==> design.v <==
module fpmultiplier (output logic [31:0] product, output logic ready,
		input logic [31:0] a, input logic clock, nreset);
enum {activation, start, loada, loadb, check, special, regularcalculation,carries, final_output}state;
logic [31:0] multi_a, multi_b;
logic [47:0] manti_48bit;
logic [22:0] manti_23bit; 
logic [9:0] expon; 
logic sign;
logic infinite_a,NaN_a,zero_a,infinite_b,NaN_b,zero_b; 
assign  infinite_a = (multi_a[30:23]==8'b11111111)&&(multi_a[22:0]==0);
assign  NaN_a = (multi_a[30:23]==8'b11111111)&&(multi_a[22:0]!=0);
assign  zero_a = (multi_a[30:23]==0);
assign  infinite_b = (multi_b[30:23]==8'b11111111)&&(multi_b[22:0]==0);
assign  NaN_b = (multi_b[30:23]==8'b11111111)&&(multi_b[22:0]!=0);
assign  zero_b = (multi_b[30:23]==0); 
always_ff @(posedge clock, negedge nreset)
if (~nreset)
  begin 
  product <=0;
  multi_a <= 0;
  multi_b <= 0;
  state <= start;
  ready <= 0;
  end
else
begin 
  case (state)
    activation:
           begin
           ready <=1;
           end
    start: 
           begin
           ready <= 0;
           state <= loada;
           end
    loada: 
           begin 
           multi_a <= a;
           state <= loadb;
           end
    loadb: 
           begin
           multi_b <= a;
           state <= check;        
           end
    check:
           begin
           sign <= multi_a[31]^multi_b[31];
           if(NaN_a||infinite_a||zero_a||NaN_b||infinite_b||zero_b)
           state <= special;
           else
           state <= regularcalculation;
           end
    special:
           begin
            state <= final_output;
            if (NaN_a||NaN_b) 
              begin
              expon <= 10'b0011111111;
              manti_23bit <= 1;
              end
            else if (infinite_a||infinite_b) 
              begin
              if (zero_a|zero_b)  
                begin
                expon <= 10'b0011111111;
                manti_23bit <= 1;  
                end
              else 
                begin
                expon <= 10'b0011111111;
                manti_23bit <= 0;
                end
              end
            else 
              begin 
              expon <= 10'b0000000000;
              manti_23bit <= 0;
              end
           end
    regularcalculation:
           begin
           state <= carries;
           sign <= multi_a[31]^multi_b[31];
           manti_48bit <= {1'b1, {multi_a[22:0]}}*{1'b1, {multi_b[22:0]}};
           expon <= {2'b00,multi_a[30:23]}+{2'b00,multi_b[30:23]}-10'd127; 
           end 
    carries:
           begin 
           state <= final_output;
           if (manti_48bit[47]==1)  
             begin
             expon <= expon + 1'b1; 
             manti_48bit <= manti_48bit>>1|{{25{1'b0}},1'b1,{22{1'b0}}}; 
             end
           else
             begin  
             manti_48bit <= manti_48bit|{{25{1'b0}},1'b1,{22{1'b0}}}; 
             end
           end
    final_output:
           begin 
           ready <= 1;
           state <= start;        
           if (NaN_a||infinite_a||zero_a||NaN_b||infinite_b||zero_b)
             product <= {sign,expon[7:0],manti_23bit};
           else if ($signed(expon) >= 255)
             product <= {sign,8'b11111111,23'd0};
           else if ($signed(expon) <= 0)
             product <= {sign,31'd0};
           else 
             product <= {sign,expon[7:0],manti_48bit[45:23]};
           end 
  endcase
end
endmodule
==> run.sh <==
#!/bin/bash
# the make line also repeats each setting of config.mk as NAME=value (left out here)
make -C /OpenROAD-flow-scripts/flow DESIGN_CONFIG=/design/flow/config.mk WORK_HOME=/design/flow/orfs CLKGATE_MAP_FILE= finish
==> config.mk <==
export PLATFORM = sky130hd
export DESIGN_NAME = fpmultiplier
export DESIGN_NICKNAME = fpmultiplier
export VERILOG_FILES = /design/flow/design.v
export SDC_FILE = /design/flow/constraint.sdc
export NUM_CORES = 4
export LEC_CHECK = 0
export ABC_AREA = 1
export CAP_MARGIN = 20
export CORE_ASPECT_RATIO = 1.94
export CORE_MARGIN = 2
export CORE_UTILIZATION = 25
export CTS_CLUSTER_DIAMETER = 88
export GPL_ROUTABILITY_DRIVEN = 0
export GPL_TIMING_DRIVEN = 1
export SLEW_MARGIN = 20
export TNS_END_PERCENT = 70
==> constraint.sdc <==
create_clock -name core_clock -period 14.6 [get_ports {clock}]
set_input_delay 2.9200 -clock core_clock [delete_from_list [all_inputs] [get_ports {clock}]]
set_output_delay 2.9200 -clock core_clock [all_outputs]
set_load 0.01 [all_outputs]
==> flow_metrics.tcl, run 1 <==
# yosys + openroad results
set metrics [dict create \
    ir_worst_vdd_v 0.0000865 \
    synth_flops 142 \
    p_clk_mw 0.458 \
    synth_xor_xnor_area_share 0.00408 \
    hold_path.class "register to register" \
    r2r-end "manti_48bit[43]" \
    synthFlopType "dfrtp_1" \
    ios 67 \
    path_buffers 6 \
    ys_cells 3282 \
    hold_viol 0 \
    vias 21053 \
    ys_types 43 \
    run_status "finished clean" \
    rrSetupSlack_ns 7.45 \
    start_kind "register" \
    synthSimpleGateAreaFrac 0.163 \
    syn_area_mm2 0.0258 \
    hold_buffers 0 \
    cts_buffers 17 \
    startpoint "multi_b[8]" \
    edf_count 37 \
    sw_frac_of_total 0.249 \
    required_ns 14.82 \
    warnings 28 \
    ys_sh_aoi 0.0540 \
    drc 0 \
    clock_skew_ns 0.0244 \
    first_pass_iters 7 \
    netlist.area_leader.share 0.375 \
    syn_to_final_growth_pct 10.9 \
    p_int_mw 0.664 \
    wl_per_cell_um 19.0 \
    n_fill_cell 11145 \
    grt_setup_unrepaired "no" \
    setup.worst_path.end "manti_48bit[43]" \
    final_area_mm2 0.0286 \
    fp_util 0.251 \
    yosys_warnings 1 \
    hold_ws_ns 0.396 \
    setup_viol 0 \
    grt_pass1_wl_um 133000 \
    clk_latency_ns 0.50 \
    power_leader "the clock network" \
    synth.area.mux_share 0.00393 \
    power_density_mw_per_mm2 31.0 \
    min-delay-start "state[0]" \
    syn_inst 3282 \
    io_buffer_count 66 \
    utilization 0.278 \
    power_frac_seq 0.459 \
    synth.area.top_cells "fa_1, inv_1, nand2_1, dfrtp_1, ha_1" \
    period_used_share 0.490 \
    fin_tns_setup_ns 0 \
    fp-row-count 164 \
    h-tree-depth 4 \
    r2r_cells 24 \
    die_w_um 234 \
    nets 3989 \
    grt-ovfl-total 0 \
    placed_area_mm2 0.0280 \
    cts_resized 0 \
    pg_comb_mw 0.0201 \
    path_delay_family "adder cells" \
    logic_family "adder cells" \
    endpoint_kind "register" \
    yosys.area_share.adder 0.465 \
    grt_pass1_vias 23074 \
    dp_hpwl_um 70800 \
    path_max_fanout 14 \
    max_slew_margin 0.287 \
    cp.depth 24 \
    worstPathCellList "buf_4 > nand2_1 > inv_1 > fa_1 > fa_1 > inv_1 > fa_1 > fa_1 > inv_1 > fa_1 > fa_1 > inv_1 > fa_1 > inv_1 > ha_1 > nand2_1 > nor2_1 > nand2_1 > nor4_1 > nand3_1 > nand3_1 > nand2_1 > nand3_1 > o21ai_1" \
    routed_wl_um 87700 \
    vias_per_cell 4.55 \
    groute.usage.overall 0.171 \
    fmax_mhz 140 \
    postSynthSeqShare 0.145 \
    setup_slack_ns 7.45 \
    dr.first_iter.drc_count 1120 \
    timing.final.crit_period_ns 7.15 \
    synth_area_leader_cell "fa_1" \
    crit_slowest_cell "dfrtp_1" \
    final_max_slew_viol_count 0 \
    pre_cts_slack_ns 7.48 \
    worst_pin_slew_ns 1.07 \
    dieHeight_um 451 \
    cts_setup_buffers 0 \
    final_cells 4629 \
    r2r_start "multi_b[8]" \
    clock-root-buffer "clkbuf_16" \
    critPathArrivalTime_ns 7.37 \
    whs_endpoint "state[3]" \
    synth.most_common_cell "inv_1" \
    maxCapViolations 0 \
    antenna_left 0 \
    p_seq_mw 0.406 \
    clkTransAtPathRegs_ns 0.07 \
    pwr-share-comb 0.023 \
    max_stage_delay_ns 0.78 \
    grt_max_degree 62 \
    report.power.total_mw 0.884 \
    leakagePower_nw 16.5 \
    core-area_mm2 0.103 \
    cts_tree "done" \
    cts_max_path_buffers 2 \
    ys_area_mm2 0.0258 \
    min_path_cells 0 \
    avgSynthCellArea_um2 7.85 \
    switchingPower_mw 0.220 \
    critPathKind "register to register" \
    dp.cells 4596 \
    yosys-top-cells-count "inv_1, nand2_1, fa_1" \
    die_area_mm2 0.106 \
    syn-num-nets 3984 \
    cts_sinks 142 \
    grt_antenna_before_repair 1 \
    cpMostUsedCell "fa_1" \
    p_clk_frac 0.518 \
    synthArstFlopShare 0.739 \
]
## layout make-up
| class | instances | area [um2] | share of cell area |
|---|---|---|---|
| Multi-Input combinational cell | 2009 | 17800 | 0.623 |
| Clock buffer | 20 | 468 | 0.0164 |
| Antenna cell | 1 | 2.50 | 0.0000876 |
| Sequential cell | 142 | 3740 | 0.131 |
| Clock inverter | 12 | 109 | 0.00381 |
| Inverter | 1003 | 3760 | 0.132 |
| Timing Repair Buffer | 114 | 1030 | 0.0359 |
| Tap cell | 1328 | 1660 | 0.0582 |
## per-layer routing
layer  track usage  vias to the layer above  wire [um]
li1              -                     9423          -
met1         0.148                    10426      25800
met2         0.326                      809      48300
met3        0.0201                      395       3420
met4         0.170                        0      10300
met5             0                        -          0
==> run 2, diff against run 1 <==
Settings changed: ABC_AREA 1 to not set, CELL_PAD_IN_SITES_GLOBAL_PLACEMENT set to 0, CORE_ASPECT_RATIO 1.94 to not set, CORE_UTILIZATION 25 to 63, CTS_CLUSTER_DIAMETER 88 to not set, GPL_ROUTABILITY_DRIVEN 0 to not set, GPL_TIMING_DRIVEN 1 to not set, MIN_ROUTING_LAYER set to met2, SETUP_SLACK_MARGIN set to 1.68, SLEW_MARGIN 20 to 0, TNS_END_PERCENT 70 to 35.
Clock period 14.6 ns to 13.4 ns, I/O delays scaled along.
==> flow_metrics.tcl, run 2 <==
# yosys + openroad results
set metrics [dict create \
    yosys-top-cells-count "inv_1, fa_1, nand2_1" \
    cts_max_path_buffers 2 \
    rrSetupSlack_ns 4.54 \
    grt_max_degree 71 \
    cts_buffers 17 \
    ys_sh_aoi 0.0662 \
    edf_count 37 \
    power_leader "the clock network" \
    p_int_mw 0.721 \
    sw_frac_of_total 0.255 \
    period_used_share 0.661 \
    ys_cells 2587 \
    vias_per_cell 7.72 \
    io_buffer_count 66 \
    synth.area.top_cells "fa_1, dfrtp_1, ha_1, inv_1, and2_1" \
    p_clk_mw 0.506 \
    syn-num-nets 3289 \
    grt_pass1_wl_um 112000 \
    synthFlopType "dfrtp_1" \
    syn_area_mm2 0.0245 \
    cts_tree "done" \
    dieHeight_um 201 \
    path_delay_family "adder cells" \
    core-area_mm2 0.0386 \
    grt_antenna_before_repair 12 \
    ios 67 \
    setup_slack_ns 4.54 \
    critPathKind "register to register" \
    synthSimpleGateAreaFrac 0.148 \
    dr.first_iter.drc_count 4912 \
    setup_viol 0 \
    so.violations "design-rule violations" \
    synth_flops 142 \
    warnings 30 \
    pwr-share-comb 0.020 \
    clkTransAtPathRegs_ns 0.08 \
    routed_wl_um 69900 \
    pg_comb_mw 0.0193 \
    required_ns 13.65 \
    clock-root-buffer "clkbuf_16" \
    worst_pin_slew_ns 1.30 \
    startpoint "multi_b[8]" \
    first_pass_iters 52 \
    fp-row-count 72 \
    cts_resized 0 \
    yosys.area_share.adder 0.489 \
    nets 3297 \
    syn_to_final_growth_pct 8.17 \
    logic_family "adder cells" \
    yosys_warnings 1 \
    max_slew_margin 0.136 \
    hold_path.class "register to register" \
    timing.final.crit_period_ns 8.86 \
    vias 24449 \
    dp_hpwl_um 51000 \
    run_status "failed layout checks" \
    synth.area.mux_share 0.0221 \
    fp_util 0.636 \
    syn_inst 2587 \
    min_path_cells 0 \
    hold_buffers 0 \
    start_kind "register" \
    cp.depth 23 \
    grt_setup_unrepaired "no" \
    maxCapViolations 0 \
    final_max_slew_viol_count 0 \
    avgSynthCellArea_um2 9.47 \
    r2r-end "manti_48bit[39]" \
    drc 2 \
    ys_area_mm2 0.0245 \
    r2r_cells 23 \
    endpoint_kind "register" \
    path_buffers 7 \
    min-delay-start "state[0]" \
    worstPathCellList "clkinv_1 > nor2_1 > fa_1 > fa_1 > inv_1 > fa_1 > inv_1 > fa_1 > inv_1 > fa_1 > inv_1 > fa_1 > inv_1 > fa_1 > inv_1 > ha_1 > a21oi_1 > o21ai_0 > a2111oi_2 > a21boi_0 > o21ai_0 > nand2_1 > o311ai_1" \
    h-tree-depth 4 \
    switchingPower_mw 0.246 \
    die_w_um 201 \
    hold_viol 0 \
    pre_cts_slack_ns 5.13 \
    fmax_mhz 113 \
    setup.worst_path.end "manti_48bit[39]" \
    max_stage_delay_ns 1.21 \
    grt-ovfl-total 0 \
    r2r_start "multi_b[8]" \
    wl_per_cell_um 22.1 \
    cts_setup_buffers 0 \
    cpMostUsedCell "fa_1" \
    path_max_fanout 19 \
    synth_area_leader_cell "fa_1" \
    crit_slowest_cell "dfrtp_1" \
    p_seq_mw 0.442 \
    ys_types 71 \
    cts_sinks 142 \
    die_area_mm2 0.0405 \
    netlist.area_leader.share 0.394 \
    groute.usage.overall 0.532 \
    whs_endpoint "state[3]" \
    synth_xor_xnor_area_share 0.0104 \
    ir_worst_vdd_v 0.0000941 \
    fin_tns_setup_ns 0 \
    clock_skew_ns 0.0168 \
    synthArstFlopShare 0.739 \
    leakagePower_nw 13.1 \
    postSynthSeqShare 0.153 \
    synth.most_common_cell "inv_1" \
    power_frac_seq 0.457 \
    grt_pass1_vias 29217 \
    power_density_mw_per_mm2 36.5 \
    place.gp.congestion 0.972 \
    p_clk_frac 0.523 \
    critPathArrivalTime_ns 9.11 \
    antenna_left 0 \
    clk_latency_ns 0.44 \
]
==> run 2: cell type report <==
type                            count  area (um2)
Multi-Input combinational cell   1711       18000
Fill cell                        3114       12000
Sequential cell                   142        3740
Inverter                          612        2300
Timing Repair Buffer              111        1080
Tap cell                          518         648
Clock buffer                       17         425
Clock inverter                     15         196
Antenna cell                       43         108
==> run 2: metrics by stage <==
stage / hold slack [ns] / cell area (um2) / total power [mW] / cells / utilization
floorplan: 0.352 / 24500 / 0.451 / 2587 / -
global placement: 0.390 / 25700 / 0.470 / 3090 / 0.666
detailed placement: 0.394 / 25700 / 0.470 / 3091 / 0.667
CTS: 0.419 / 26300 / 0.965 / 3123 / 0.683
global route: 0.426 / 26500 / 0.987 / 3164 / 0.687
finish: 0.415 / 26500 / 0.967 / 3169 / 0.688
==> run 2: routing by layer <==
layer	global-route usage	vias up	part of all wire
met2	0.625	6541	0.47
met4	0.160	26	0.14
li1	-	7841	-
met3	0.684	1087	0.38
met1	-	8954	0
met5	0.206	-	0.0083
==> run 3, diff against run 2 <==
Settings changed: CELL_PAD_IN_SITES_GLOBAL_PLACEMENT 0 to not set, CORE_UTILIZATION 63 to 72, MIN_ROUTING_LAYER met2 to not set, PLACE_DENSITY set to 0.64, SETUP_SLACK_MARGIN 1.68 to 1.75, SLEW_MARGIN 0 to 20, TNS_END_PERCENT 35 to not set.
Clock period 13.4 ns to 5.9 ns, I/O delays scaled along.
==> flow_metrics.tcl, run 3 <==
# yosys + openroad results
set metrics [dict create \
    synth_area_leader_cell "fa_1" \
    warnings 33 \
    required_ns 6.04 \
    power_frac_seq 0.462 \
    clock-root-buffer "clkbuf_16" \
    ys_sh_aoi 0.0662 \
    min_path_cells 0 \
    syn_to_final_growth_pct 25.3 \
    die_area_mm2 0.0355 \
    path_delay_family "adder cells" \
    grt_setup_unrepaired "yes" \
    synth.area.top_cells "fa_1, dfrtp_1, ha_1, inv_1, and2_1" \
    yosys.area_share.adder 0.489 \
    clock_skew_ns 0.0103 \
    hold_path.class "register to register" \
    path_max_fanout 12 \
    p_int_mw 1.66 \
    dr.max_layer_used "met5" \
    report.power.total_mw 2.17 \
    groute.usage.overall 0.476 \
    wl_per_cell_um 26.2 \
    dr.first_iter.drc_count 2758 \
    placed_area_mm2 0.0280 \
    routed_wl_um 89200 \
    grt_max_degree 71 \
    min-delay-start "state[0]" \
    sw_frac_of_total 0.237 \
    syn-num-nets 3289 \
    crit_slowest_cell "dfrtp_2" \
    power_density_mw_per_mm2 70.8 \
    dieHeight_um 189 \
    rrSetupSlack_ns -1.48 \
    io_buffer_count 66 \
    ios 67 \
    core-area_mm2 0.0335 \
    p_clk_frac 0.516 \
    synth.most_common_cell "inv_1" \
    ys_types 71 \
    logic_family "adder cells" \
    switchingPower_mw 0.515 \
    fp_util 0.731 \
    ys_cells 2587 \
    postSynthSeqShare 0.153 \
    max_stage_delay_ns 0.73 \
    yosys-top-cells-count "inv_1, fa_1, nand2_1" \
    p_clk_mw 1.12 \
    clk_latency_ns 0.43 \
    synthFlopType "dfrtp_1" \
    synthArstFlopShare 0.739 \
    endpoint_kind "register" \
    leakagePower_nw 15.1 \
    vias 21786 \
    die_w_um 189 \
    met3_length_um 12200 \
    syn_inst 2587 \
    so.violations "negative setup slack" \
    max_slew_margin 0.274 \
    critPathArrivalTime_ns 7.52 \
    r2r_cells 24 \
    hold_viol 0 \
    vias_per_cell 6.41 \
    cts_max_path_buffers 2 \
    synth_xor_xnor_area_share 0.0104 \
    nets 3634 \
    worst_pin_slew_ns 1.09 \
    cts_buffers 17 \
    worstPathCellList "buf_4 > and2_1 > fa_2 > inv_1 > fa_1 > inv_1 > fa_1 > inv_2 > fa_1 > inv_1 > fa_2 > fa_1 > inv_1 > fa_1 > inv_2 > ha_4 > buf_6 > nand3_2 > a211oi_4 > a2111oi_4 > nand2_1 > a21boi_1 > xor2_1 > o21ai_0" \
    power_leader "the clock network" \
    h-tree-depth 4 \
    fp-row-count 67 \
    pre_cts_slack_ns -1.11 \
    met1_length_um 27200 \
    grt_pass1_vias 23463 \
    critPathKind "register to register" \
    grt_antenna_before_repair 7 \
    final_area_mm2 0.0307 \
    synth_flops 142 \
    drc 0 \
    start_kind "register" \
    grt_pass1_wl_um 127000 \
    first_pass_iters 8 \
    timing.final.crit_period_ns 7.38 \
    startpoint "multi_b[14]" \
    r2r_start "multi_b[14]" \
    grt-ovfl-total 0 \
    setup_slack_ns -1.48 \
    period_used_share 1.25 \
    synth.area.mux_share 0.0221 \
    dp_hpwl_um 57600 \
    cpMostUsedCell "fa_1" \
    synthSimpleGateAreaFrac 0.148 \
    whs_endpoint "state[3]" \
    yosys_warnings 1 \
    place.gp.congestion 0.959 \
    edf_count 37 \
    final_max_slew_viol_count 0 \
    setup.worst_path.end "manti_48bit[33]" \
    avgSynthCellArea_um2 9.47 \
    fmax_mhz 136 \
    maxCapViolations 0 \
    netlist.area_leader.share 0.394 \
    pwr-share-comb 0.022 \
    routed-wl-met2_um 40500 \
    run_status "failed layout checks" \
    r2r-end "manti_48bit[33]" \
    pg_comb_mw 0.0480 \
    cts_tree "done" \
    path_buffers 8 \
    ys_area_mm2 0.0245 \
    ir_worst_vdd_v 0.000140 \
    setup_viol 25 \
    cp.depth 24 \
    cts_sinks 142 \
    antenna_left 0 \
    syn_area_mm2 0.0245 \
    p_seq_mw 1.00 \
    clkTransAtPathRegs_ns 0.07 \
]
## run 3: per-layer routing
layer | track usage | vias to the layer above
met1 | 0.547 | 10662
li1 | - | 8512
met2 | 0.760 | 1871
met4 | 0.359 | 4
met3 | 0.139 | 737
met5 | 0 | -
## run 3: through the flow
stage	hold slack, ns	TNS [ns]	instances	utilization
finish	0.404	-30.65	3399	0.916
global route	0.406	-36.49	3393	0.915
CTS	0.404	-18.08	3351	0.892
detailed placement	0.393	-23.22	3243	0.835
global placement	0.390	-19.98	3243	0.835
floorplan	0.352	-6.48	2587	-
## run 3: layout make-up
cell class | instances | area (um2)
fillers | 1279 | 2830
flip-flops and latches | 142 | 3810
diodes | 6 | 15.0
well taps | 448 | 561
clock buffers | 19 | 464
repair buffers | 448 | 4290
multi-input cells | 1711 | 19100
inverters | 612 | 2310
clock inverters | 13 | 144
## run 3: timing repair
action | in CTS | in global routing
buffers inserted | 74 | 41
pin swaps | 102 | 80
cloned | 2 | 1
resized | 182 | 103
hold buffers | 0 | 0
setup endpoints to repair | 25 | 25
==> run 4, diff against run 3 <==
Settings changed: ABC_AREA set to 1, CTS_CLUSTER_DIAMETER set to 298, CTS_CLUSTER_SIZE set to 97, PLACE_DENSITY 0.64 to 0.6, SETUP_SLACK_MARGIN 1.75 to not set.
Clock period 5.9 ns to 4.74 ns, I/O delays scaled along.
==> flow_metrics.tcl, run 4 <==
# yosys + openroad results
set metrics [dict create \
    syn_inst 3282 \
    synth_flops 142 \
    syn-num-nets 3984 \
    h-tree-depth 4 \
    synth.area.top_cells "fa_1, inv_1, nand2_1, dfrtp_1, ha_1" \
    synth_area_leader_cell "fa_1" \
    synthArstFlopShare 0.739 \
    core-area_mm2 0.0354 \
    syn_area_mm2 0.0258 \
    clock-root-buffer "clkbuf_16" \
    synthFlopType "dfrtp_1" \
    synth.most_common_cell "inv_1" \
    die_area_mm2 0.0373 \
    postSynthSeqShare 0.145 \
    cts_max_path_buffers 2 \
    synth_xor_xnor_area_share 0.00408 \
    run_status "stopped before the end" \
    yosys.area_share.adder 0.465 \
    ios 67 \
    cts_buffers 17 \
    io_buffer_count 66 \
    ys_types 43 \
    netlist.area_leader.share 0.375 \
    grt-ovfl-total 175 \
    die_w_um 193 \
    avgSynthCellArea_um2 7.85 \
    flow.stopped_at "5_1_grt" \
    firstError "[ERROR GRT-0232] Routing congestion too high. Check the congestion heatmap in the GUI." \
    yosys_warnings 1 \
    edf_count 37 \
    place.gp.congestion 1.02 \
    ys_area_mm2 0.0258 \
    synthSimpleGateAreaFrac 0.163 \
    fp-row-count 69 \
    yosys-top-cells-count "inv_1, nand2_1, fa_1" \
    fp_util 0.728 \
    pre_cts_slack_ns -1.87 \
    logic_family "adder cells" \
    ys_sh_aoi 0.0540 \
    groute.usage.overall 0.745 \
    dp_hpwl_um 64900 \
    dieHeight_um 193 \
    ys_cells 3282 \
    synth.area.mux_share 0.00393 \
    cts_sinks 142 \
]
-- run 4: through the flow --
stage,area [um2],cells,total power [mW],hold slack [ns]
2_1_floorplan,26500,3282,1.27,0.352
3_3_place_gp,29000,3947,1.33,0.390
3_5_place_dp,29000,3947,1.33,0.387
4_1_cts,30700,4052,2.78,0.399
-- run 4: what timing repair did --
item	CTS
setup endpoints to repair	25
resized	203
hold buffers	0
buffers inserted	74
cloned	1
pin swaps	69
-- run 4: per-layer routing --
layer | overflow | GRT usage
met5 | 0 | 0.484
met4 | 61 | 0.661
met3 | 23 | 0.614
met2 | 75 | 0.899
met1 | 16 | 0.756
==> run 5, diff against run 4 <==
Settings changed: ABC_AREA 1 to not set, CORE_MARGIN 2 to 7, CORE_UTILIZATION 72 to 17, CTS_CLUSTER_DIAMETER 298 to 104, CTS_CLUSTER_SIZE 97 to not set, HOLD_SLACK_MARGIN set to 0.02, MAX_ROUTING_LAYER set to met4, PLACE_DENSITY 0.6 to not set, PLACE_DENSITY_LB_ADDON set to 0.22, SLEW_MARGIN 20 to 15.
Clock period 4.74 ns to 8.34 ns, I/O delays scaled along.
==> flow_metrics.tcl, run 5 <==
# yosys + openroad results
set metrics [dict create \
    run_status "finished clean" \
    worstPathCellList "nand2_1 > fa_1 > fa_1 > inv_1 > fa_1 > fa_1 > fa_1 > fa_1 > inv_1 > fa_1 > inv_1 > ha_1 > nand4_1 > nor4_4 > a2111oi_2 > buf_4 > a21boi_0 > o211ai_1 > a211oi_1 > a311oi_1" \
    crit_slowest_cell "dfrtp_1" \
    dp.cells 4517 \
    pg_comb_mw 0.0334 \
    io_buffer_count 66 \
    core-area_mm2 0.143 \
    groute.usage.overall 0.104 \
    cts_tree "done" \
    nets 3337 \
    yosys_warnings 1 \
    min-delay-start "state[0]" \
    switchingPower_mw 0.404 \
    grt_pass1_wl_um 121000 \
    antenna_left 0 \
    clk_latency_ns 0.49 \
    die_w_um 394 \
    fmax_mhz 129 \
    setup.worst_path.end "manti_48bit[41]" \
    fp_util 0.171 \
    first_pass_iters 5 \
    place.gp.congestion 0.777 \
    die_area_mm2 0.155 \
    synthSimpleGateAreaFrac 0.148 \
    drc 0 \
    critPathKind "register to register" \
    clkTransAtPathRegs_ns 0.08 \
    period_used_share 0.927 \
    logic_family "adder cells" \
    synthFlopType "dfrtp_1" \
    p_clk_mw 0.814 \
    hold_path.class "register to register" \
    syn_area_mm2 0.0245 \
    yosys-top-cells-count "inv_1, fa_1, nand2_1" \
    max_slew_margin 0.264 \
    cts_max_path_buffers 2 \
    cts_resized 0 \
    hold_ws_ns 0.396 \
    setup_viol 0 \
    r2r-end "manti_48bit[41]" \
    startpoint "multi_b[11]" \
    grt_antenna_before_repair 4 \
    final_cells 4555 \
    required_ns 8.55 \
    pwr-share-comb 0.021 \
    ios 67 \
    hold_buffers 0 \
    syn_to_final_growth_pct 15.8 \
    fin_tns_setup_ns 0 \
    synth.area.mux_share 0.0221 \
    syn_inst 2587 \
    yosys.area_share.adder 0.489 \
    ys_types 71 \
    timing.final.crit_period_ns 7.73 \
    critPathArrivalTime_ns 7.94 \
    h-tree-depth 4 \
    endpoint_kind "register" \
    power_leader "the clock network" \
    wl_per_cell_um 17.2 \
    r2r_start "multi_b[11]" \
    grt_pass1_vias 18864 \
    maxCapViolations 0 \
    synthArstFlopShare 0.739 \
    final_max_slew_viol_count 0 \
    p_int_mw 1.15 \
    vias 17243 \
    postSynthSeqShare 0.153 \
    ys_sh_aoi 0.0662 \
    synth.area.top_cells "fa_1, dfrtp_1, ha_1, inv_1, and2_1" \
    synth.most_common_cell "inv_1" \
    placed_area_mm2 0.0277 \
    clock_skew_ns 0.0196 \
    cts_setup_buffers 0 \
    cts_sinks 142 \
    ir_worst_vdd_v 0.000124 \
    dp_hpwl_um 65200 \
    synth_xor_xnor_area_share 0.0104 \
    rrSetupSlack_ns 0.61 \
    dieHeight_um 394 \
    power_density_mw_per_mm2 54.9 \
    whs_endpoint "state[3]" \
    vias_per_cell 3.79 \
    cp.depth 20 \
    cts_buffers 17 \
    netlist.area_leader.share 0.394 \
    avgSynthCellArea_um2 9.47 \
    path_delay_family "adder cells" \
    final_area_mm2 0.0284 \
    sw_frac_of_total 0.259 \
    synth_area_leader_cell "fa_1" \
    r2r_cells 20 \
    ys_cells 2587 \
    fp-row-count 139 \
    grt_setup_unrepaired "no" \
    worst_pin_slew_ns 1.10 \
    start_kind "register" \
    min_path_cells 0 \
    leakagePower_nw 13.3 \
    max_stage_delay_ns 1.07 \
    cpMostUsedCell "fa_1" \
    clock-root-buffer "clkbuf_16" \
    path_buffers 4 \
    path_max_fanout 19 \
    syn-num-nets 3289 \
    p_clk_frac 0.523 \
    p_seq_mw 0.710 \
    ys_area_mm2 0.0245 \
    dr.first_iter.drc_count 732 \
    warnings 28 \
    edf_count 37 \
    utilization 0.198 \
    grt_max_degree 58 \
    power_frac_seq 0.456 \
    synth_flops 142 \
    hold_viol 0 \
    routed_wl_um 78300 \
    grt-ovfl-total 0 \
]
run 5: area by class of cell:
type | count | area, um2
Sequential cell | 142 | 3740
Multi-Input combinational cell | 1711 | 18000
Fill cell | 16052 | 115000
Inverter | 612 | 2300
Clock inverter | 14 | 146
Clock buffer | 18 | 439
Timing Repair Buffer | 151 | 1350
Antenna cell | 4 | 10.0
Tap cell | 1903 | 2380
run 5: layer usage:
layer	global-route usage	up-vias	part of all wire
met5	-	-	0
met4	0.0188	0	0.014
met3	0.0156	55	0.031
met2	0.174	224	0.50
met1	0.136	9043	0.46
li1	-	7921	-
run 5: stage by stage:
stage / total power, mW / setup slack [ns]
after floorplan: 0.724 / 1.63
final: 1.56 / 0.608
after detailed placement: 0.760 / 0.393
after global placement: 0.759 / 0.540
after global routing: 1.61 / 0.0850
after CTS: 1.59 / 0.369
==> run 6, diff against run 5 <==
Settings changed: ABC_AREA set to 1, CAP_MARGIN 20 to 15, CORE_UTILIZATION 17 to 32, CTS_CLUSTER_DIAMETER 104 to 195, GPL_ROUTABILITY_DRIVEN set to 0, GPL_TIMING_DRIVEN set to 1, HOLD_SLACK_MARGIN 0.02 to 0.06, MAX_ROUTING_LAYER met4 to met5, MIN_ROUTING_LAYER set to met1.
Clock period 8.34 ns to 11.4 ns, I/O delays scaled along.
==> flow_metrics.tcl, run 6 <==
# yosys + openroad results
set metrics [dict create \
    yosys_warnings 1 \
    grt-ovfl-total 0 \
    vias_per_cell 4.52 \
    ios 67 \
    die_w_um 298 \
    antenna_left 0 \
    drc 0 \
    p_seq_mw 0.520 \
    setup.worst_path.end "manti_48bit[28]" \
    pwr-share-comb 0.023 \
    power_frac_seq 0.451 \
    whs_endpoint "state[3]" \
    cts_sinks 142 \
    clock-root-buffer "clkbuf_16" \
    syn_to_final_growth_pct 9.51 \
    grt_max_degree 63 \
    p_clk_mw 0.606 \
    grt_antenna_before_repair 0 \
    dp.cells 4316 \
    fin_tns_setup_ns 0 \
    required_ns 11.59 \
    cp.depth 22 \
    syn-num-nets 3984 \
    path_delay_family "adder cells" \
    synth.area.mux_share 0.00393 \
    pre_cts_slack_ns 4.19 \
    io_buffer_count 66 \
    logic_family "adder cells" \
    r2r_cells 22 \
    edf_count 37 \
    cts_resized 0 \
    vias 19673 \
    grt_setup_unrepaired "no" \
    cts_tree "done" \
    cts_setup_buffers 0 \
    ir_worst_vdd_v 0.000102 \
    path_max_fanout 24 \
    h-tree-depth 4 \
    ys_cells 3282 \
    synth_area_leader_cell "fa_1" \
    wl_per_cell_um 17.0 \
    max_slew_margin 0.294 \
    path_buffers 7 \
    nets 3987 \
    hold_path.class "register to register" \
    critPathKind "register to register" \
    sw_frac_of_total 0.251 \
    final_cells 4349 \
    pg_comb_mw 0.0261 \
    clock_skew_ns 0.0319 \
    synth.most_common_cell "inv_1" \
    n_fill_cell 8421 \
    syn_area_mm2 0.0258 \
    synth_flops 142 \
    grt_pass1_vias 20841 \
    postSynthSeqShare 0.145 \
    setup_slack_ns 4.16 \
    hold_buffers 0 \
    ys_area_mm2 0.0258 \
    ys_sh_aoi 0.0540 \
    dp_hpwl_um 60500 \
    core-area_mm2 0.0793 \
    routed_wl_um 74100 \
    grt_pass1_wl_um 121000 \
    first_pass_iters 7 \
    cts_max_path_buffers 2 \
    utilization 0.356 \
    maxCapViolations 0 \
    warnings 28 \
    p_int_mw 0.863 \
    clk_latency_ns 0.45 \
    endpoint_kind "register" \
    die_area_mm2 0.0886 \
    synth.area.top_cells "fa_1, inv_1, nand2_1, dfrtp_1, ha_1" \
    r2r-end "manti_48bit[28]" \
    min-delay-start "state[0]" \
    min_path_cells 0 \
    fmax_mhz 138 \
    rrSetupSlack_ns 4.16 \
    worstPathCellList "inv_1 > fa_1 > inv_1 > fa_1 > inv_1 > fa_1 > fa_1 > inv_1 > fa_1 > fa_1 > inv_1 > fa_1 > inv_1 > ha_1 > a21oi_1 > o21ai_0 > a21oi_1 > nand2_1 > inv_1 > nand2_1 > xnor2_1 > o21ai_1" \
    max_stage_delay_ns 0.96 \
    ys_types 43 \
    startpoint "multi_b[0]" \
    setup_viol 0 \
    synthFlopType "dfrtp_1" \
    synthSimpleGateAreaFrac 0.163 \
    crit_slowest_cell "dfrtp_1" \
    synth_xor_xnor_area_share 0.00408 \
    timing.final.crit_period_ns 7.24 \
    yosys-top-cells-count "inv_1, nand2_1, fa_1" \
    dr.first_iter.drc_count 1183 \
    clkTransAtPathRegs_ns 0.07 \
    power_density_mw_per_mm2 40.8 \
    groute.usage.overall 0.171 \
    yosys.area_share.adder 0.465 \
    fp-row-count 103 \
    final_max_slew_viol_count 0 \
    synthArstFlopShare 0.739 \
    leakagePower_nw 16.5 \
    start_kind "register" \
    p_clk_frac 0.526 \
    r2r_start "multi_b[0]" \
    period_used_share 0.635 \
    dieHeight_um 298 \
    critPathArrivalTime_ns 7.43 \
    worst_pin_slew_ns 1.06 \
    fp_util 0.325 \
    cts_buffers 17 \
    netlist.area_leader.share 0.375 \
    power_leader "the clock network" \
    hold_viol 0 \
    avgSynthCellArea_um2 7.85 \
    switchingPower_mw 0.289 \
    run_status "finished clean" \
    syn_inst 3282 \
]
run 6: routing by layer:
layer	vias to the layer above	global-route usage	wire length (um)
met5	-	0	0
met1	9772	0.254	36600
met3	80	0.0199	3070
met2	401	0.267	33000
met4	0	0.0359	1450
li1	9420	-	-
run 6: layout make-up:
cell class,instances,area (um2),share of cell area
multi-input cells,2009,17800,0.630
inverters,1003,3760,0.133
flip-flops and latches,142,3740,0.133
well taps,1050,1310,0.0466
repair buffers,112,1000,0.0356
clock buffers,18,429,0.0152
clock inverters,14,178,0.00630
diodes,1,2.50,0.0000887
run 6: through the flow:
stage / hold WS (ns) / instance area [um2] / power [mW]
3_5_place_dp: 0.389 / 27600 / 0.557
6_report: 0.397 / 28200 / 1.15
5_1_grt: 0.404 / 28200 / 1.19
3_3_place_gp: 0.388 / 27600 / 0.557
4_1_cts: 0.398 / 28200 / 1.17
2_1_floorplan: 0.352 / 25800 / 0.530
==> run 7, diff against run 6 <==
Settings changed: CAP_MARGIN 15 to 20, CORE_MARGIN 7 to 2, CORE_UTILIZATION 32 to 72, CTS_CLUSTER_DIAMETER 195 to 400, CTS_CLUSTER_SIZE set to 100, GPL_ROUTABILITY_DRIVEN 0 to not set, GPL_TIMING_DRIVEN 1 to not set, HOLD_SLACK_MARGIN 0.06 to not set, MAX_ROUTING_LAYER met5 to not set, MIN_ROUTING_LAYER met1 to not set, PLACE_DENSITY set to 0.6, PLACE_DENSITY_LB_ADDON 0.22 to not set, SETUP_SLACK_MARGIN set to 1.3, SLEW_MARGIN 15 to 20, TNS_END_PERCENT set to 5.
Clock period 11.4 ns to 5.35 ns, I/O delays scaled along.
==> flow_metrics.tcl, run 7 <==
# yosys + openroad results
set metrics [dict create \
    synthFlopType "dfrtp_1" \
    critPathArrivalTime_ns 7.10 \
    hold_viol 0 \
    power_density_mw_per_mm2 77.5 \
    grt_max_degree 65 \
    pg_comb_mw 0.0514 \
    vias_per_cell 6.01 \
    dp_hpwl_um 62100 \
    h-tree-depth 4 \
    synth_area_leader_cell "fa_1" \
    postSynthSeqShare 0.145 \
    rrSetupSlack_ns -1.56 \
    clock-root-buffer "clkbuf_16" \
    p_clk_frac 0.513 \
    synthSimpleGateAreaFrac 0.163 \
    groute.usage.overall 0.456 \
    cts_max_path_buffers 2 \
    yosys-top-cells-count "inv_1, nand2_1, fa_1" \
    synth_flops 142 \
    die_area_mm2 0.0373 \
    endpoint_kind "register" \
    syn_area_mm2 0.0258 \
    synth.area.top_cells "fa_1, inv_1, nand2_1, dfrtp_1, ha_1" \
    timing.final.crit_period_ns 6.91 \
    syn_to_final_growth_pct 19.1 \
    crit_slowest_cell "fa_1" \
    avgSynthCellArea_um2 7.85 \
    cpMostUsedCell "fa_1" \
    start_kind "register" \
    required_ns 5.54 \
    netlist.area_leader.share 0.375 \
    routed_wl_um 90200 \
    maxCapViolations 0 \
    dp.cells 3941 \
    grt_setup_unrepaired "yes" \
    dr.first_iter.drc_count 3293 \
    die_w_um 193 \
    whs_endpoint "state[3]" \
    drc 0 \
    ys_cells 3282 \
    r2r_start "multi_b[6]" \
    antenna_left 0 \
    leakagePower_nw 18.0 \
    min-delay-start "state[0]" \
    sw_frac_of_total 0.267 \
    ir_worst_vdd_v 0.000244 \
    clk_latency_ns 0.47 \
    setup_slack_ns -1.56 \
    cts_tree "done" \
    n_fill_cell 1826 \
    worst_pin_slew_ns 1.15 \
    syn_inst 3282 \
    setup_viol 25 \
    worstPathCellList "buf_4 > nand2_1 > inv_1 > fa_1 > fa_1 > inv_1 > fa_1 > fa_1 > inv_1 > fa_1 > fa_1 > inv_1 > fa_1 > inv_1 > ha_1 > nand2_2 > nor2_4 > nand2_2 > nor4_4 > nand2_1 > inv_2 > o21ai_1 > nand3_1 > o21ai_1" \
    yosys.area_share.adder 0.465 \
    final_max_slew_viol_count 0 \
    grt_pass1_wl_um 128000 \
    seq_area_mm2 0.00379 \
    run_status "failed layout checks" \
    synthArstFlopShare 0.739 \
    power_frac_seq 0.465 \
    syn-num-nets 3984 \
    hold_path.class "register to register" \
    grt_antenna_before_repair 12 \
    r2r-end "manti_48bit[25]" \
    final_cells 4048 \
    fmax_mhz 145 \
    cts_sinks 142 \
    switchingPower_mw 0.636 \
    vias 24341 \
    hold_buffers 0 \
    cts_buffers 17 \
    startpoint "multi_b[6]" \
    ios 67 \
    ys_sh_aoi 0.0540 \
    path_max_fanout 5 \
    pre_cts_slack_ns -1.32 \
    first_pass_iters 14 \
    so.violations "negative setup slack" \
    yosys_warnings 1 \
    ys_types 43 \
    pwr-share-comb 0.022 \
    path_delay_family "adder cells" \
    combGateArea_mm2 0.0186 \
    p_seq_mw 1.11 \
    critPathKind "register to register" \
    logic_family "adder cells" \
    edf_count 37 \
    clock_skew_ns 0.0228 \
    synth.most_common_cell "inv_1" \
    p_clk_mw 1.22 \
    place.gp.congestion 1.02 \
    r2r_cells 24 \
    grt-ovfl-total 0 \
    io_buffer_count 66 \
    fp-row-count 69 \
    nets 4260 \
    warnings 33 \
    wl_per_cell_um 22.3 \
    core-area_mm2 0.0354 \
    grt_pass1_vias 24446 \
    max_slew_margin 0.233 \
    dieHeight_um 193 \
    min_path_cells 0 \
    ys_area_mm2 0.0258 \
    period_used_share 1.29 \
    power_leader "the clock network" \
    cp.depth 24 \
    synth_xor_xnor_area_share 0.00408 \
    path_buffers 7 \
    clkTransAtPathRegs_ns 0.07 \
    max_stage_delay_ns 0.84 \
    setup.worst_path.end "manti_48bit[25]" \
    p_int_mw 1.74 \
    fp_util 0.728 \
    synth.area.mux_share 0.00393 \
]
==> run 7: metal layers <==
metal | GRT usage | up-vias | part of all wire
li1 | - | 10011 | -
met1 | 0.546 | 11554 | 0.32
met2 | 0.722 | 2002 | 0.45
met3 | 0.148 | 753 | 0.14
met4 | 0.273 | 21 | 0.085
met5 | 0.00928 | - | 0.0075
==> run 7: metrics by stage <==
step | hold WS [ns] | util | total power [mW] | TNS [ns] | cell area (um2)
CTS | 0.403 | 0.847 | 2.35 | -24.46 | 30000
detailed placement | 0.387 | 0.817 | 1.18 | -27.54 | 28900
global placement | 0.389 | 0.817 | 1.18 | -26.17 | 28900
global route | 0.411 | 0.867 | 2.41 | -39.63 | 30700
floorplan | 0.352 | - | 1.13 | -10.21 | 26300
finish | 0.408 | 0.867 | 2.38 | -36.52 | 30700
==> run 7: layout make-up <==
type / instances / area share
Tap cell: 461 / 0.0188
Clock buffer: 18 / 0.0140
Clock inverter: 14 / 0.00416
Timing Repair Buffer: 385 / 0.110
Multi-Input combinational cell: 2009 / 0.605
Antenna cell: 16 / 0.00131
Sequential cell: 142 / 0.124
Inverter: 1003 / 0.123
==> run 7: timing repair <==
item                       4_1_cts  5_1_grt
pin swaps                       20       79
setup endpoints to repair       25       25
resized                         69      137
setup buffers                   32       27
==> run 8, diff against run 7 <==
Settings changed: CELL_PAD_IN_SITES_GLOBAL_PLACEMENT set to 0, CORE_ASPECT_RATIO set to 0.98, CTS_CLUSTER_DIAMETER 400 to 355, CTS_CLUSTER_SIZE 100 to 24, MAX_ROUTING_LAYER set to met4, PLACE_DENSITY 0.6 to 0.37, SETUP_SLACK_MARGIN 1.3 to not set, TNS_END_PERCENT 5 to not set.
Clock period 5.35 ns to 5.66 ns, I/O delays scaled along.
==> flow_metrics.tcl, run 8 <==
# yosys + openroad results
set metrics [dict create \
    core-area_mm2 0.0352 \
    synth.area.top_cells "fa_1, inv_1, nand2_1, dfrtp_1, ha_1" \
    place.gp.congestion 1.02 \
    avgSynthCellArea_um2 7.85 \
    yosys_warnings 1 \
    syn_inst 3282 \
    io_buffer_count 66 \
    cts_sinks 142 \
    die_area_mm2 0.0373 \
    synthFlopType "dfrtp_1" \
    groute.usage.overall 0.737 \
    dp.cells 3939 \
    cts_buffers 17 \
    clock-root-buffer "clkbuf_16" \
    synth_flops 142 \
    synth_xor_xnor_area_share 0.00408 \
    syn_area_mm2 0.0258 \
    dp_hpwl_um 63700 \
    yosys-top-cells-count "inv_1, nand2_1, fa_1" \
    dieHeight_um 191 \
    grt-ovfl-total 13 \
    netlist.area_leader.share 0.375 \
    run_status "stopped before the end" \
    die_w_um 195 \
    fp_util 0.731 \
    ys_sh_aoi 0.0540 \
    ys_area_mm2 0.0258 \
    edf_count 37 \
    yosys.area_share.adder 0.465 \
    syn-num-nets 3984 \
    postSynthSeqShare 0.145 \
    h-tree-depth 4 \
    logic_family "adder cells" \
    fp-row-count 68 \
    synthArstFlopShare 0.739 \
    ios 67 \
    synth.most_common_cell "inv_1" \
    synth_area_leader_cell "fa_1" \
    synth.area.mux_share 0.00393 \
    ys_cells 3282 \
    ys_types 43 \
    synthSimpleGateAreaFrac 0.163 \
    flow.stopped_at "5_1_grt" \
    firstError "[ERROR GRT-0232] Routing congestion too high. Check the congestion heatmap in the GUI." \
    cts_max_path_buffers 2 \
]
==> run 8: repair_timing <==
action / CTS
setup buffers: 53
hold buffers: 0
pin swaps: 99
setup endpoints to repair: 25
resized: 228
gates cloned: 1
endpoints found under the hold margin: 0
==> run 8: per-layer routing <==
metal,overflow,GRT usage
met4,3,0.600
met3,1,0.597
met1,3,0.754
met5,-,-
met2,6,0.890
==> run 8: metrics by stage <==
stage	setup TNS (ns)	util	cell area, um2	setup slack, ns	power (mW)
floorplan	-2.02	-	26400	-0.138	1.07
global placement	-18.92	0.825	29100	-0.969	1.11
detailed placement	-20.45	0.825	29100	-1.01	1.12
CTS	-13.97	0.878	30900	-0.635	2.31
==> run 9, diff against run 8 <==
Settings changed: CELL_PAD_IN_SITES_GLOBAL_PLACEMENT 0 to not set, CORE_ASPECT_RATIO 0.98 to not set, CTS_CLUSTER_DIAMETER 355 to 400, CTS_CLUSTER_SIZE 24 to 100, MAX_ROUTING_LAYER met4 to not set, PLACE_DENSITY 0.37 to 0.6, SETUP_SLACK_MARGIN set to 0.78, TNS_END_PERCENT set to 5.
Clock period 5.66 ns to 5.43 ns, I/O delays scaled along.
==> flow_metrics.tcl, run 9 <==
# yosys + openroad results
set metrics [dict create \
    run_status "failed layout checks" \
    so.violations "negative setup slack" \
    pg_comb_mw 0.0513 \
    synth_xor_xnor_area_share 0.00408 \
    setup_viol 25 \
    ios 67 \
    avgSynthCellArea_um2 7.85 \
    final_max_slew_viol_count 0 \
    max_slew_margin 0.250 \
    h-tree-depth 4 \
    clock-root-buffer "clkbuf_16" \
    syn_to_final_growth_pct 19.4 \
    rrSetupSlack_ns -1.52 \
    synth.area.top_cells "fa_1, inv_1, nand2_1, dfrtp_1, ha_1" \
    gr-usage-met3 0.268 \
    whs_endpoint "state[3]" \
    synth_area_leader_cell "fa_1" \
    vias 24506 \
    startpoint "multi_a[9]" \
    seq_area_mm2 0.00379 \
    synthArstFlopShare 0.739 \
    combGateArea_mm2 0.0186 \
    fmax_mhz 144 \
    worst_pin_slew_ns 1.13 \
    io_buffer_count 66 \
    cts_max_path_buffers 2 \
    logic_family "adder cells" \
    cts_sinks 142 \
    critPathKind "register to register" \
    required_ns 5.64 \
    cts_tree "done" \
    grt_max_degree 62 \
    routed_wl_um 91500 \
    antenna_left 0 \
    grt_pass1_vias 26075 \
    power_density_mw_per_mm2 75.9 \
    drc 0 \
    yosys.area_share.adder 0.465 \
    syn-num-nets 3984 \
    synth.area.mux_share 0.00393 \
    r2r_cells 25 \
    hold_viol 0 \
    warnings 33 \
    die_w_um 193 \
    n_fill_cell 1739 \
    pwr-share-comb 0.022 \
    dp_hpwl_um 64400 \
    p_seq_mw 1.09 \
    path_max_fanout 7 \
    synthFlopType "dfrtp_1" \
    nets 4262 \
    utilization 0.869 \
    groute.usage.overall 0.509 \
    met2_usage 0.761 \
    vias_per_cell 6.06 \
    syn_inst 3282 \
    clk_latency_ns 0.46 \
    cts_buffers 17 \
    setup.worst_path.end "manti_48bit[38]" \
    yosys-top-cells-count "inv_1, nand2_1, fa_1" \
    postSynthSeqShare 0.145 \
    core-area_mm2 0.0354 \
    crit_slowest_cell "fa_2" \
    power_leader "the clock network" \
    first_pass_iters 11 \
    max_stage_delay_ns 0.77 \
    leakagePower_nw 18.0 \
    ys_area_mm2 0.0258 \
    place.gp.congestion 0.993 \
    grt_setup_unrepaired "yes" \
    die_area_mm2 0.0373 \
    hold_path.class "register to register" \
    synthSimpleGateAreaFrac 0.163 \
    cp.depth 25 \
    path_buffers 7 \
    synth.most_common_cell "inv_1" \
    period_used_share 1.28 \
    switchingPower_mw 0.593 \
    r2r_start "multi_a[9]" \
    grt_pass1_wl_um 139000 \
    fp-row-count 69 \
    hold_buffers 0 \
    use_met1 0.546 \
    netlist.area_leader.share 0.375 \
    critPathArrivalTime_ns 7.16 \
    clock_skew_ns 0.0130 \
    fp_util 0.728 \
    p_clk_mw 1.19 \
    grt.busiest_layer "met2" \
    p_int_mw 1.74 \
    yosys_warnings 1 \
    clkTransAtPathRegs_ns 0.07 \
    sw_frac_of_total 0.254 \
    min-delay-start "state[0]" \
    p_clk_frac 0.511 \
    endpoint_kind "register" \
    setup_slack_ns -1.52 \
    grt_antenna_before_repair 11 \
    dr.first_iter.drc_count 3688 \
    maxCapViolations 0 \
    dieHeight_um 193 \
    edf_count 37 \
    start_kind "register" \
    path_delay_family "adder cells" \
    ys_sh_aoi 0.0540 \
    min_path_cells 0 \
    r2r-end "manti_48bit[38]" \
    synth_flops 142 \
    power_frac_seq 0.467 \
    ys_cells 3282 \
    wl_per_cell_um 22.6 \
    ys_types 43 \
    cpMostUsedCell "inv_1" \
    hold_ws_ns 0.393 \
    fin_tns_setup_ns -33.97 \
    ir_worst_vdd_v 0.000206 \
    grt-ovfl-total 0 \
    syn_area_mm2 0.0258 \
    report.power.total_mw 2.33 \
    timing.final.crit_period_ns 6.95 \
]
run 9: area by class of cell:
| class | count | share of cell area |
|---|---|---|
| diodes | 12 | 0.000977 |
| multi-input cells | 2009 | 0.604 |
| inverters | 1003 | 0.123 |
| well taps | 461 | 0.0188 |
| clock inverters | 13 | 0.00395 |
| flip-flops and latches | 142 | 0.123 |
| repair buffers | 387 | 0.112 |
| clock buffers | 19 | 0.0147 |
run 9: timing repair:
| item | CTS | global route |
|---|---|---|
| pin swaps | 85 | 36 |
| gates resized | 159 | 54 |
| buffers inserted | 45 | 11 |
| setup endpoints to repair | 25 | 25 |
run 9: routing by layer:
layer,share of wire,up-vias
li1,-,10016
met3,0.14,832
met2,0.44,2107
met5,0.0042,-
met4,0.094,14
met1,0.32,11537
run 9: through the flow:
stage / worst slack, ns / instances / instance area [um2]
CTS: -0.867 / 4023 / 30400
floorplan: -0.370 / 3282 / 26300
finish: -1.52 / 4046 / 30700
global placement: -1.07 / 3946 / 29000
global route: -1.61 / 4039 / 30700
detailed placement: -1.18 / 3946 / 29000
==> run 10, diff against run 9 <==
Settings changed: PLACE_DENSITY 0.6 to 0.38, SETUP_SLACK_MARGIN 0.78 to not set, TNS_END_PERCENT 5 to 15.
Clock period 5.43 ns to 5.26 ns, I/O delays scaled along.
==> flow_metrics.tcl, run 10 <==
# yosys + openroad results
set metrics [dict create \
    run_status "failed layout checks" \
    so.violations "negative setup slack" \
    pg_comb_mw 0.0520 \
    p_clk_frac 0.506 \
    r2r_start "multi_b[8]" \
    cts_tree "done" \
    dr.first_iter.drc_count 3366 \
    netlist.area_leader.share 0.375 \
    grt-ovfl-total 0 \
    synth_flops 142 \
    final_cells 4042 \
    whs_endpoint "state[3]" \
    clock_skew_ns 0.0256 \
    setup.worst_path.end "manti_48bit[30]" \
    path_buffers 7 \
    synthArstFlopShare 0.739 \
    critPathArrivalTime_ns 7.15 \
    startpoint "multi_b[8]" \
    p_seq_mw 1.13 \
    fp-row-count 69 \
    ir_worst_vdd_v 0.000254 \
    vias 24393 \
    dp.cells 3945 \
    syn-num-nets 3984 \
    cts_buffers 17 \
    fmax_mhz 143 \
    hold_viol 0 \
    min-delay-start "state[0]" \
    r2r-end "manti_48bit[30]" \
    crit_slowest_cell "fa_1" \
    max_slew_margin 0.189 \
    logic_family "adder cells" \
    syn_inst 3282 \
    synth.area.top_cells "fa_1, inv_1, nand2_1, dfrtp_1, ha_1" \
    maxCapViolations 0 \
    yosys.area_share.adder 0.465 \
    groute.usage.overall 0.491 \
    ys_area_mm2 0.0258 \
    h-tree-depth 4 \
    rrSetupSlack_ns -1.72 \
    synth.area.mux_share 0.00393 \
    grt_setup_unrepaired "yes" \
    hold_ws_ns 0.401 \
    max_stage_delay_ns 0.78 \
    avgSynthCellArea_um2 7.85 \
    yosys_warnings 1 \
    synth_area_leader_cell "fa_1" \
    synthSimpleGateAreaFrac 0.163 \
    grt_pass1_wl_um 136000 \
    clkTransAtPathRegs_ns 0.07 \
    syn_area_mm2 0.0258 \
    dp_hpwl_um 61700 \
    path_delay_family "adder cells" \
    synth_xor_xnor_area_share 0.00408 \
    cts_max_path_buffers 2 \
    ys_sh_aoi 0.0540 \
    fp_util 0.728 \
    worstPathCellList "nand2_1 > fa_1 > inv_1 > fa_1 > inv_1 > fa_1 > fa_1 > inv_1 > fa_1 > fa_1 > inv_1 > fa_2 > inv_2 > ha_4 > nand2_2 > nor2_1 > inv_1 > buf_4 > o21bai_1 > a21oi_2 > nand2_2 > xnor2_1 > o21ai_1" \
    leakagePower_nw 18.1 \
    worst_pin_slew_ns 1.20 \
    ys_cells 3282 \
    warnings 33 \
    first_pass_iters 14 \
    endpoint_kind "register" \
    place.gp.congestion 0.988 \
    io_buffer_count 66 \
    r2r_cells 23 \
    pre_cts_slack_ns -1.48 \
    routed_wl_um 91200 \
    yosys-top-cells-count "inv_1, nand2_1, fa_1" \
    power_frac_seq 0.472 \
    ys_types 43 \
    die_area_mm2 0.0373 \
    p_int_mw 1.78 \
    switchingPower_mw 0.607 \
    final_max_slew_viol_count 0 \
    cts_sinks 142 \
    grt_antenna_before_repair 7 \
    hold_buffers 0 \
    nets 4265 \
    cpMostUsedCell "fa_1" \
    grt_pass1_vias 25668 \
    ios 67 \
    die_w_um 193 \
    drc 0 \
    period_used_share 1.33 \
    setup_slack_ns -1.72 \
    clock-root-buffer "clkbuf_16" \
    n_fill_cell 1751 \
    synth.most_common_cell "inv_1" \
    required_ns 5.43 \
    path_max_fanout 6 \
    utilization 0.873 \
    sw_frac_of_total 0.255 \
    vias_per_cell 6.03 \
    fin_tns_setup_ns -39.46 \
    power_leader "the clock network" \
    power_density_mw_per_mm2 77.2 \
    synthFlopType "dfrtp_1" \
    grt_max_degree 66 \
    hold_path.class "register to register" \
    critPathKind "register to register" \
    syn_to_final_growth_pct 19.9 \
    edf_count 37 \
    antenna_left 0 \
    p_clk_mw 1.21 \
    timing.final.crit_period_ns 6.98 \
    dieHeight_um 193 \
    clk_latency_ns 0.47 \
    setup_viol 25 \
    start_kind "register" \
    core-area_mm2 0.0354 \
    postSynthSeqShare 0.145 \
    cp.depth 23 \
    pwr-share-comb 0.022 \
    min_path_cells 0 \
    wl_per_cell_um 22.6 \
]
==> run 10: per-layer routing <==
layer  share of wire  global-route usage  vias up
met4           0.097               0.334       28
met3            0.13               0.211      853
met2            0.45               0.765     2030
li1                -                   -     9991
met1            0.32               0.541    11491
met5          0.0065              0.0769        -
==> run 10: per-stage QoR <==
stage | instance area, um2 | total power [mW]
final | 30900 | 2.38
after detailed placement | 29100 | 1.20
after global routing | 30900 | 2.42
after global placement | 29100 | 1.20
after floorplan | 26400 | 1.15
after CTS | 30700 | 2.37
==> run 10: timing repair <==
action,4_1_cts,5_1_grt
resized,174,65
buffers inserted,56,4
hold endpoints to repair,0,0
pin swaps,78,49
cloned,1,0
endpoints found under the setup margin,25,25
==> run 10: cell type report <==
type | count | area [um2] | share of cell area
diodes | 5 | 12.5 | 0.000405
clock buffers | 20 | 447 | 0.0145
clock inverters | 12 | 101 | 0.00328
inverters | 1003 | 3770 | 0.122
multi-input cells | 2009 | 18700 | 0.605
flip-flops and latches | 142 | 3780 | 0.122
well taps | 461 | 577 | 0.0187
repair buffers | 390 | 3510 | 0.114
==> run 11, diff against run 10 <==
Settings changed: ABC_AREA 1 to not set, CORE_UTILIZATION 72 to 40, CTS_CLUSTER_DIAMETER 400 to not set, CTS_CLUSTER_SIZE 100 to not set, PLACE_DENSITY 0.38 to 0.6, TNS_END_PERCENT 15 to not set.
Clock period 5.26 ns to 6.31 ns, I/O delays scaled along.
==> flow_metrics.tcl, run 11 <==
# yosys + openroad results
set metrics [dict create \
    r2r-end "manti_48bit[47]" \
    grt_antenna_before_repair 2 \
    logic_family "adder cells" \
    start_kind "register" \
    path_max_fanout 7 \
    antenna_left 0 \
    grt_pass1_wl_um 117000 \
    setup_viol 24 \
    fp-row-count 90 \
    synth.most_common_cell "inv_1" \
    cts_max_path_buffers 2 \
    synth_xor_xnor_area_share 0.0104 \
    ys_area_mm2 0.0245 \
    dieHeight_um 252 \
    cpMostUsedCell "fa_1" \
    period_used_share 1.08 \
    p_int_mw 1.48 \
    rrSetupSlack_ns -0.52 \
    first_pass_iters 5 \
    max_slew_margin 0.315 \
    h-tree-depth 4 \
    ios 67 \
    edf_count 37 \
    vias 18997 \
    pwr-share-comb 0.023 \
    synth.area.mux_share 0.0221 \
    synth_area_leader_cell "fa_1" \
    use_met1 0.312 \
    vias_per_cell 5.20 \
    avgSynthCellArea_um2 9.47 \
    yosys-top-cells-count "inv_1, fa_1, nand2_1" \
    clock-root-buffer "clkbuf_16" \
    syn-num-nets 3289 \
    routed_wl_um 73500 \
    netlist.area_leader.share 0.394 \
    yosys_warnings 1 \
    whs_endpoint "state[3]" \
    hold_viol 0 \
    path_buffers 5 \
    report.power.total_mw 1.95 \
    worstPathCellList "buf_12 > nand2_2 > fa_1 > inv_1 > fa_1 > fa_1 > fa_1 > fa_1 > fa_1 > inv_1 > fa_1 > inv_2 > ha_4 > nand4_1 > nor4_4 > o211ai_2 > a21bo_4 > buf_12 > a21oi_4 > o21ai_2 > mux2_4" \
    p_seq_mw 0.939 \
    path_delay_family "adder cells" \
    cp.depth 21 \
    r2r_cells 21 \
    dp_hpwl_um 58900 \
    synthArstFlopShare 0.739 \
    power_leader "the clock network" \
    p_clk_frac 0.496 \
    syn_inst 2587 \
    required_ns 6.49 \
    dp.cells 3561 \
    clkTransAtPathRegs_ns 0.07 \
    syn_area_mm2 0.0245 \
    final_cells 3653 \
    grt_pass1_vias 20994 \
    leakagePower_nw 14.5 \
    sw_frac_of_total 0.244 \
    hold_path.class "register to register" \
    critPathArrivalTime_ns 7.01 \
    maxCapViolations 0 \
    clock_skew_ns 0.0144 \
    grt-ovfl-total 0 \
    hold_buffers 0 \
    run_status "failed layout checks" \
    so.violations "negative setup slack" \
    combGateArea_mm2 0.0186 \
    synthSimpleGateAreaFrac 0.148 \
    power_density_mw_per_mm2 65.5 \
    ys_cells 2587 \
    p_clk_mw 0.968 \
    synth.area.top_cells "fa_1, dfrtp_1, ha_1, inv_1, and2_1" \
    startpoint "multi_b[9]" \
    syn_to_final_growth_pct 21.5 \
    core-area_mm2 0.0605 \
    met2_usage 0.406 \
    switchingPower_mw 0.476 \
    place.gp.congestion 0.908 \
    final_max_slew_viol_count 0 \
    io_buffer_count 66 \
    cts_buffers 17 \
    n_fill_cell 5600 \
    grt_max_degree 72 \
    grt.busiest_layer "met2" \
    nets 3558 \
    setup.worst_path.end "manti_48bit[47]" \
    gr-usage-met3 0.0356 \
    fp_util 0.405 \
    dr.first_iter.drc_count 1230 \
    cts_sinks 142 \
    fin_tns_setup_ns -8.91 \
    ys_types 71 \
    cts_tree "done" \
    drc 0 \
    endpoint_kind "register" \
    postSynthSeqShare 0.153 \
    ys_sh_aoi 0.0662 \
    timing.final.crit_period_ns 6.83 \
    clk_latency_ns 0.43 \
    groute.usage.overall 0.241 \
    r2r_start "multi_b[9]" \
    pg_comb_mw 0.0443 \
    power_frac_seq 0.481 \
    setup_slack_ns -0.524 \
    critPathKind "register to register" \
    worst_pin_slew_ns 1.03 \
    warnings 31 \
    grt_setup_unrepaired "yes" \
    die_w_um 252 \
    ir_worst_vdd_v 0.000176 \
    utilization 0.492 \
    min_path_cells 0 \
    wl_per_cell_um 20.1 \
    min-delay-start "state[0]" \
    fmax_mhz 146 \
    synth_flops 142 \
    yosys.area_share.adder 0.489 \
    max_stage_delay_ns 0.61 \
    synthFlopType "dfrtp_1" \
    crit_slowest_cell "fa_1" \
    seq_area_mm2 0.00378 \
    die_area_mm2 0.0633 \
]
[run 11: layer usage]
| metal | part of all wire | vias to the layer above | wire [um] |
|---|---|---|---|
| li1 | - | 8374 | - |
| met1 | 0.41 | 9929 | 30100 |
| met2 | 0.49 | 539 | 35800 |
| met3 | 0.057 | 153 | 4200 |
| met4 | 0.046 | 2 | 3360 |
| met5 | 0.00020 | - | 15 |
[run 11: what timing repair did]
| item | 4_1_cts | 5_1_grt |
|---|---|---|
| resized | 122 | 29 |
| cloned | 1 | 0 |
| pin swaps | 60 | 23 |
| endpoints found under the setup margin | 25 | 25 |
| setup buffers | 48 | 10 |
[run 11: area by class of cell]
class,count,share of cell area
Multi-Input combinational cell,1711,0.626
Sequential cell,142,0.127
Timing Repair Buffer,372,0.118
Inverter,612,0.0773
Tap cell,782,0.0329
Clock buffer,18,0.0144
Clock inverter,14,0.00403
Antenna cell,2,0.000168
[run 11: stage by stage]
stage | worst slack (ns) | hold WS (ns) | area (um2)
detailed placement | -1.07 | 0.393 | 28200
global route | -0.702 | 0.410 | 29800
floorplan | -0.0919 | 0.352 | 25200
finish | -0.524 | 0.403 | 29800
global placement | -1.04 | 0.392 | 28200
CTS | -0.457 | 0.404 | 29600
==> run 12, diff against run 11 <==
Settings changed: ABC_AREA set to 1, CORE_UTILIZATION 40 to 72, CTS_CLUSTER_DIAMETER set to 248, CTS_CLUSTER_SIZE set to 72, PLACE_DENSITY 0.6 to not set, PLACE_DENSITY_LB_ADDON set to 0.2, SETUP_SLACK_MARGIN set to -0.47.
Clock period 6.31 ns to 4.85 ns, I/O delays scaled along.
==> flow_metrics.tcl, run 12 <==
# yosys + openroad results
set metrics [dict create \
    path_buffers 7 \
    ys_cells 3282 \
    ios 67 \
    hold_viol 0 \
    critPathArrivalTime_ns 7.35 \
    setup_slack_ns -2.29 \
    startpoint "multi_a[17]" \
    path_max_fanout 10 \
    routed-wl-met2_um 41500 \
    grt_setup_unrepaired "yes" \
    place.gp.congestion 1.03 \
    postSynthSeqShare 0.145 \
    die_w_um 193 \
    h-tree-depth 4 \
    synth_xor_xnor_area_share 0.00408 \
    dieHeight_um 193 \
    cts_max_path_buffers 2 \
    yosys-top-cells-count "inv_1, nand2_1, fa_1" \
    grt_pass1_wl_um 136000 \
    cts_buffers 17 \
    min_path_cells 0 \
    p_clk_mw 1.32 \
    yosys_warnings 1 \
    pg_comb_mw 0.0565 \
    ys_types 43 \
    synth.area.mux_share 0.00393 \
    met3_length_um 15000 \
    met1_length_um 29700 \
    io_buffer_count 66 \
    synth.area.top_cells "fa_1, inv_1, nand2_1, dfrtp_1, ha_1" \
    fp-row-count 69 \
    power_density_mw_per_mm2 83.0 \
    synthArstFlopShare 0.739 \
    drc 0 \
    synthSimpleGateAreaFrac 0.163 \
    endpoint_kind "register" \
    p_clk_frac 0.509 \
    cp.depth 23 \
    ys_area_mm2 0.0258 \
    syn_inst 3282 \
    n_fill_cell 1630 \
    hold_buffers 0 \
    syn_to_final_growth_pct 21.6 \
    antenna_left 0 \
    hold_ws_ns 0.386 \
    r2r-end "manti_48bit[29]" \
    required_ns 5.05 \
    ir_worst_vdd_v 0.000259 \
    r2r_cells 23 \
    maxCapViolations 0 \
    run_status "failed layout checks" \
    warnings 32 \
    synth.most_common_cell "inv_1" \
    cpMostUsedCell "fa_1" \
    crit_slowest_cell "dfrtp_2" \
    dr.first_iter.drc_count 4018 \
    power_leader "the clock network" \
    start_kind "register" \
    syn_area_mm2 0.0258 \
    hold_path.class "register to register" \
    edf_count 37 \
    wl_per_cell_um 23.7 \
    yosys.area_share.adder 0.465 \
    worstPathCellList "buf_12 > nand2_1 > inv_1 > fa_1 > fa_1 > inv_1 > fa_1 > fa_1 > inv_1 > fa_1 > fa_1 > inv_1 > fa_1 > inv_1 > ha_4 > a21oi_2 > inv_1 > nor2_4 > o21ai_4 > nor2_2 > o21ai_4 > xnor2_2 > o21ai_1" \
    vias 24879 \
    grt_pass1_vias 25649 \
    ys_sh_aoi 0.0540 \
    dp_hpwl_um 63500 \
    sw_frac_of_total 0.258 \
    nets 4277 \
    synth_flops 142 \
    p_int_mw 1.93 \
    grt_antenna_before_repair 11 \
    power_frac_seq 0.469 \
    synthFlopType "dfrtp_1" \
    cts_sinks 142 \
    setup_viol 25 \
    report.power.total_mw 2.60 \
    groute.usage.overall 0.492 \
    max_stage_delay_ns 0.57 \
    path_delay_family "adder cells" \
    core-area_mm2 0.0354 \
    logic_family "adder cells" \
    grt_max_degree 63 \
    critPathKind "register to register" \
    setup.worst_path.end "manti_48bit[29]" \
    min-delay-start "state[0]" \
    timing.final.crit_period_ns 7.14 \
    netlist.area_leader.share 0.375 \
    leakagePower_nw 18.2 \
    routed_wl_um 96400 \
    max_slew_margin 0.261 \
    fmax_mhz 140 \
    dr.max_layer_used "met5" \
    die_area_mm2 0.0373 \
    final_max_slew_viol_count 0 \
    fin_tns_setup_ns -53.83 \
    period_used_share 1.47 \
    fp_util 0.728 \
    pwr-share-comb 0.022 \
    so.violations "negative setup slack" \
    clkTransAtPathRegs_ns 0.07 \
    r2r_start "multi_a[17]" \
    rrSetupSlack_ns -2.29 \
    cts_tree "done" \
    clock_skew_ns 0.0184 \
    p_seq_mw 1.22 \
    first_pass_iters 22 \
    synth_area_leader_cell "fa_1" \
    switchingPower_mw 0.670 \
    avgSynthCellArea_um2 7.85 \
    worst_pin_slew_ns 1.11 \
    grt-ovfl-total 0 \
    syn-num-nets 3984 \
    whs_endpoint "state[3]" \
    vias_per_cell 6.12 \
    clock-root-buffer "clkbuf_16" \
    clk_latency_ns 0.47 \
]
-- run 12: cell type report --
| type | instances | area (um2) | area share |
|---|---|---|---|
| repair buffers | 402 | 3620 | 0.116 |
| diodes | 13 | 32.5 | 0.00104 |
| multi-input cells | 2009 | 19000 | 0.606 |
| well taps | 461 | 577 | 0.0184 |
| flip-flops and latches | 142 | 3780 | 0.121 |
| inverters | 1003 | 3770 | 0.120 |
| clock inverters | 14 | 124 | 0.00395 |
| clock buffers | 18 | 439 | 0.0140 |
-- run 12: through the flow --
stage                     worst slack, ns  cells  area [um2]   util
after global routing                -2.34   4059       31300  0.885
after detailed placement            -1.73   3944       29000  0.820
after floorplan                    -0.948   3282       26500      -
after CTS                           -1.40   4020       30500  0.862
after global placement              -1.70   3944       29000  0.820
final                               -2.29   4062       31300  0.885
-- run 12: metal layers --
layer,vias up,GRT usage
met2,2210,0.754
met4,28,0.310
met5,-,0.102
met3,962,0.217
met1,11648,0.557
li1,10031,-
-- run 12: timing repair --
action / in CTS / in global routing
pin swaps: 51 / 84
endpoints found under the setup margin: 25 / 25
resized: 170 / 143
setup buffers: 43 / 29
cloned: 1 / 1
Power and IR drop assume default switching activity.
